==> job 5956 <==
==> flow/design.v <==
module reflex_core (
    input wire clk,                   
    input wire rst_n,                 
    input wire signed [15:0] z_pos,   
    input wire signed [15:0] z_vel,   
    input wire signed [15:0] kp_gain,
    input wire signed [15:0] kd_gain,
    input wire signed [15:0] vel_threshold,  
    output reg signed [15:0] u_out,   
    output reg guardian_active        
);
    reg signed [31:0] p_term;
    reg signed [31:0] d_term;
    reg signed [31:0] raw_sum;
    localparam signed [15:0] MAX_OUT = 16'd2000;   
    localparam signed [15:0] MIN_OUT = -16'd2000;  
    always @(posedge clk or negedge rst_n) begin
        if (!rst_n) begin
            u_out <= 16'd0;
            guardian_active <= 1'b0;
            p_term <= 32'd0;
            d_term <= 32'd0;
        end else begin
            if (($signed(z_vel) > $signed(vel_threshold)) || 
                ($signed(z_vel) < -$signed(vel_threshold))) begin
                guardian_active <= 1'b1;
                d_term <= z_vel * (kd_gain <<< 1); 
            end else begin
                guardian_active <= 1'b0;
                d_term <= z_vel * kd_gain;
            end
            p_term <= z_pos * kp_gain;  
            raw_sum = -(p_term + d_term); 
            if (raw_sum > MAX_OUT) 
                u_out <= MAX_OUT;
            else if (raw_sum < MIN_OUT) 
                u_out <= MIN_OUT;
            else
                u_out <= raw_sum[15:0];  
        end
    end
endmodule
==> flow/run.sh <==
#!/bin/bash
# the make line also repeats each setting of config.mk as NAME=value (left out here)
make -C /OpenROAD-flow-scripts/flow DESIGN_CONFIG=/design/flow/config.mk WORK_HOME=/design/flow/orfs CLKGATE_MAP_FILE= finish
==> flow/config.mk <==
export PLATFORM = sky130hd
export DESIGN_NAME = reflex_core
export DESIGN_NICKNAME = reflex_core
export VERILOG_FILES = /design/flow/design.v
export SDC_FILE = /design/flow/constraint.sdc
export NUM_CORES = 4
export LEC_CHECK = 0
export ABC_AREA = 0
export CAP_MARGIN = 0
export CELL_PAD_IN_SITES_DETAIL_PLACEMENT = 1
export CORE_ASPECT_RATIO = 1.78
export CORE_MARGIN = 10
export CORE_UTILIZATION = 62
export CTS_CLUSTER_DIAMETER = 233
export GPL_ROUTABILITY_DRIVEN = 1
export GPL_TIMING_DRIVEN = 0
export MAX_ROUTING_LAYER = met4
export MIN_ROUTING_LAYER = met2
export PLACE_DENSITY = 0.89
export SETUP_SLACK_MARGIN = -0.39
export SLEW_MARGIN = 10
export TNS_END_PERCENT = 85
==> flow/constraint.sdc <==
create_clock -name core_clock -period 7.92 [get_ports {clk}]
set_input_delay 1.5840 -clock core_clock [delete_from_list [all_inputs] [get_ports {clk}]]
set_output_delay 1.5840 -clock core_clock [all_outputs]
set_load 0.01 [all_outputs]
==> inputs of job 9579, as changes to job 5956 <==
==> flow/config.mk (replaced) <==
export PLATFORM = sky130hd
export DESIGN_NAME = reflex_core
export DESIGN_NICKNAME = reflex_core
export VERILOG_FILES = /design/flow/design.v
export SDC_FILE = /design/flow/constraint.sdc
export NUM_CORES = 4
export LEC_CHECK = 0
export CAP_MARGIN = 20
export CORE_MARGIN = 2
export CORE_UTILIZATION = 40
export SLEW_MARGIN = 20
==> flow/constraint.sdc (replaced) <==
create_clock -name core_clock -period 7.78 [get_ports {clk}]
set_input_delay 1.5560 -clock core_clock [delete_from_list [all_inputs] [get_ports {clk}]]
set_output_delay 1.5560 -clock core_clock [all_outputs]
set_load 0.01 [all_outputs]
==> inputs of job 2764, as changes to job 5956 <==
==> flow/config.mk (replaced) <==
export PLATFORM = sky130hd
export DESIGN_NAME = reflex_core
export DESIGN_NICKNAME = reflex_core
export VERILOG_FILES = /design/flow/design.v
export SDC_FILE = /design/flow/constraint.sdc
export NUM_CORES = 4
export LEC_CHECK = 0
export ABC_AREA = 0
export CAP_MARGIN = 20
export CORE_ASPECT_RATIO = 0.92
export CORE_MARGIN = 2
export CORE_UTILIZATION = 72
export CTS_CLUSTER_DIAMETER = 233
export CTS_CLUSTER_SIZE = 51
export HOLD_SLACK_MARGIN = 0.15
export MAX_ROUTING_LAYER = met4
export MIN_ROUTING_LAYER = met1
export PLACE_DENSITY = 0.67
export SETUP_SLACK_MARGIN = -0.39
export SLEW_MARGIN = 20
==> flow/constraint.sdc (replaced) <==
create_clock -name core_clock -period 6.71 [get_ports {clk}]
set_input_delay 1.3420 -clock core_clock [delete_from_list [all_inputs] [get_ports {clk}]]
set_output_delay 1.3420 -clock core_clock [all_outputs]
set_load 0.01 [all_outputs]
==> inputs of job 4836, as changes to job 5956 <==
==> flow/config.mk (replaced) <==
export PLATFORM = sky130hd
export DESIGN_NAME = reflex_core
export DESIGN_NICKNAME = reflex_core
export VERILOG_FILES = /design/flow/design.v
export SDC_FILE = /design/flow/constraint.sdc
export NUM_CORES = 4
export LEC_CHECK = 0
export CAP_MARGIN = 20
export CORE_MARGIN = 10
export CORE_UTILIZATION = 71
export SLEW_MARGIN = 5
export TNS_END_PERCENT = 30
==> flow/constraint.sdc (replaced) <==
create_clock -name core_clock -period 13.1 [get_ports {clk}]
set_input_delay 2.6200 -clock core_clock [delete_from_list [all_inputs] [get_ports {clk}]]
set_output_delay 2.6200 -clock core_clock [all_outputs]
set_load 0.01 [all_outputs]
==> summary of the runs <==
Job 2764 finished but failed the layout checks on setup timing. Job 5956 never finished: it broke off in 5_1_grt, error GRT-0116. Job 4836 went through all stages and came out clean. Job 9579 completed with no timing, DRC or antenna violations.
The highest register-to-register slack belongs to job 4836, the lowest to job 2764.
Via count, lowest first: job 4836, job 9579, job 2764.
The highest non-clock buffer count belongs to job 2764, the lowest to job 4836.
Die size: job 2764 < job 4836 < job 5956 < job 9579.
Clock skew: job 9579 < job 4836 < job 2764.
